==> v39 <==
==> flow/design.v (excerpt) <==
module frameMakerTop (samplePoint, reset, canRX, isError, isStuff, endOverload, BS_onoff, CRCtype, BRS_Stop, invalidBit, CRCcalc_on, CRCtime, ackValue, IDE, EDL, BRS, isRemote, size, frame, frameReady, isStart);
	input wire samplePoint, reset, canRX, isError, isStuff;
	output wire endOverload, BS_onoff, BRS_Stop, invalidBit, CRCcalc_on, CRCtime, ackValue, IDE, EDL, BRS, isRemote, frameReady, isStart;
	output wire [1:0] CRCtype;
	output wire [9:0] size;
	output wire [150:0] frame;
	wire isOverloadFromInterframe, RTR_SRR, RTR_r1;
	interFrameSpace ifs (samplePoint, reset, canRX, frameReady, endOverload, isOverloadFromInterframe, isStart);
	overload ov (samplePoint, reset, canRX, isOverloadFromInterframe, isError, endOverload);
	framecontroller fc (samplePoint, reset, canRX, isStart, isStuff, isError, BS_onoff, CRCtype, BRS_Stop, invalidBit, CRCcalc_on, CRCtime, ackValue, RTR_SRR, IDE, EDL, BRS, RTR_r1, frameReady);
	DatavsRemote dr (RTR_SRR, IDE, RTR_r1, isRemote);
	frameSize fsz (samplePoint, reset, isStuff, isStart, size);
	frameStorage fst (samplePoint, reset, canRX, isStuff, isStart, frame);
endmodule
Settings: LEC_CHECK=0, ABC_AREA=0, CAP_MARGIN=0, CELL_PAD_IN_SITES_DETAIL_PLACEMENT=1, CORE_ASPECT_RATIO=0.82, CORE_MARGIN=2, CORE_UTILIZATION=36, CTS_CLUSTER_SIZE=58, GPL_ROUTABILITY_DRIVEN=1, MAX_ROUTING_LAYER=met5, PLACE_DENSITY_LB_ADDON=0.01, SETUP_SLACK_MARGIN=0.44, SLEW_MARGIN=20, TNS_END_PERCENT=40; clock period 5.21 ns.
run.sh (not shown) runs the stock make flow with config.mk's settings and CLKGATE_MAP_FILE=.
==> v37: changes against v39 <==
- ABC_AREA: 0 -> 1
- CAP_MARGIN: 0 -> 20
- CELL_PAD_IN_SITES_DETAIL_PLACEMENT: 1 -> unset
- CORE_ASPECT_RATIO: 0.82 -> unset
- CORE_UTILIZATION: 36 -> 72
- CTS_CLUSTER_SIZE: 58 -> unset
- GPL_ROUTABILITY_DRIVEN: 1 -> unset
- MAX_ROUTING_LAYER: met5 -> unset
- PLACE_DENSITY_LB_ADDON: 0.01 -> unset
- SETUP_SLACK_MARGIN: 0.44 -> unset
- TNS_END_PERCENT: 40 -> unset
==> flow/constraint.sdc (replaced) <==
create_clock -name core_clock -period 6.77 [get_ports {samplePoint}]
set_input_delay 1.3540 -clock core_clock [delete_from_list [all_inputs] [get_ports {samplePoint}]]
set_output_delay 1.3540 -clock core_clock [all_outputs]
set_load 0.01 [all_outputs]
==> v35: changes against v39 <==
- ABC_AREA: 0 -> 1
- CAP_MARGIN: 0 -> 20
- CELL_PAD_IN_SITES_DETAIL_PLACEMENT: 1 -> unset
- CORE_ASPECT_RATIO: 0.82 -> unset
- CORE_UTILIZATION: 36 -> 67
- CTS_CLUSTER_SIZE: 58 -> 41
- GPL_ROUTABILITY_DRIVEN: 1 -> unset
- MAX_ROUTING_LAYER: met5 -> unset
- PLACE_DENSITY_LB_ADDON: 0.01 -> unset
- SETUP_SLACK_MARGIN: 0.44 -> unset
- TNS_END_PERCENT: 40 -> unset
==> flow/constraint.sdc (replaced) <==
create_clock -name core_clock -period 1.7 [get_ports {samplePoint}]
set_input_delay 0.3400 -clock core_clock [delete_from_list [all_inputs] [get_ports {samplePoint}]]
set_output_delay 0.3400 -clock core_clock [all_outputs]
set_load 0.01 [all_outputs]
==> deck_impl_summary.md <==
Run Summary

Logic synthesis
  • Post-Synthesis Cells: 1050
  • Area fraction in compound gates: between 10 and 15%
  • Synth Area in XOR/XNOR: between 1.5 and 2%

STA
  • Clk_skew: 11.5 ps

Layout
  • Post-layout util: between 40% and 50%

Pwr
  • Logic pwr share: 5.4%

GRT
  • Global route overflow: 0

Status
  • Outcome: finished clean
[end of results for v39]
==> deck_impl_summary.md <==
Flow Results at a Glance

Logic synthesis
  • Area fraction in compound gates: 16.7%
  • Synth Area in XOR/XNOR: 0%

Status
  • Run Error: [ERROR GRT-0232] Routing congestion too high. Check the congestion heatmap in the GUI.
  • Outcome: stopped before the end
  • Stage reached: 5_1_grt
[end of results for v35]
==> deck_impl_summary.md <==
Run Summary

Layout
  • Top cell category: sequential cells

Logic synthesis
  • Synth Area in XOR/XNOR: 0%

Status
  • Outcome: finished clean

Pwr
  • Logic pwr share: 6.3%

STA
  • Clk_skew: 20.7 ps
[end of results for v37]
Power and IR drop assume default switching activity.
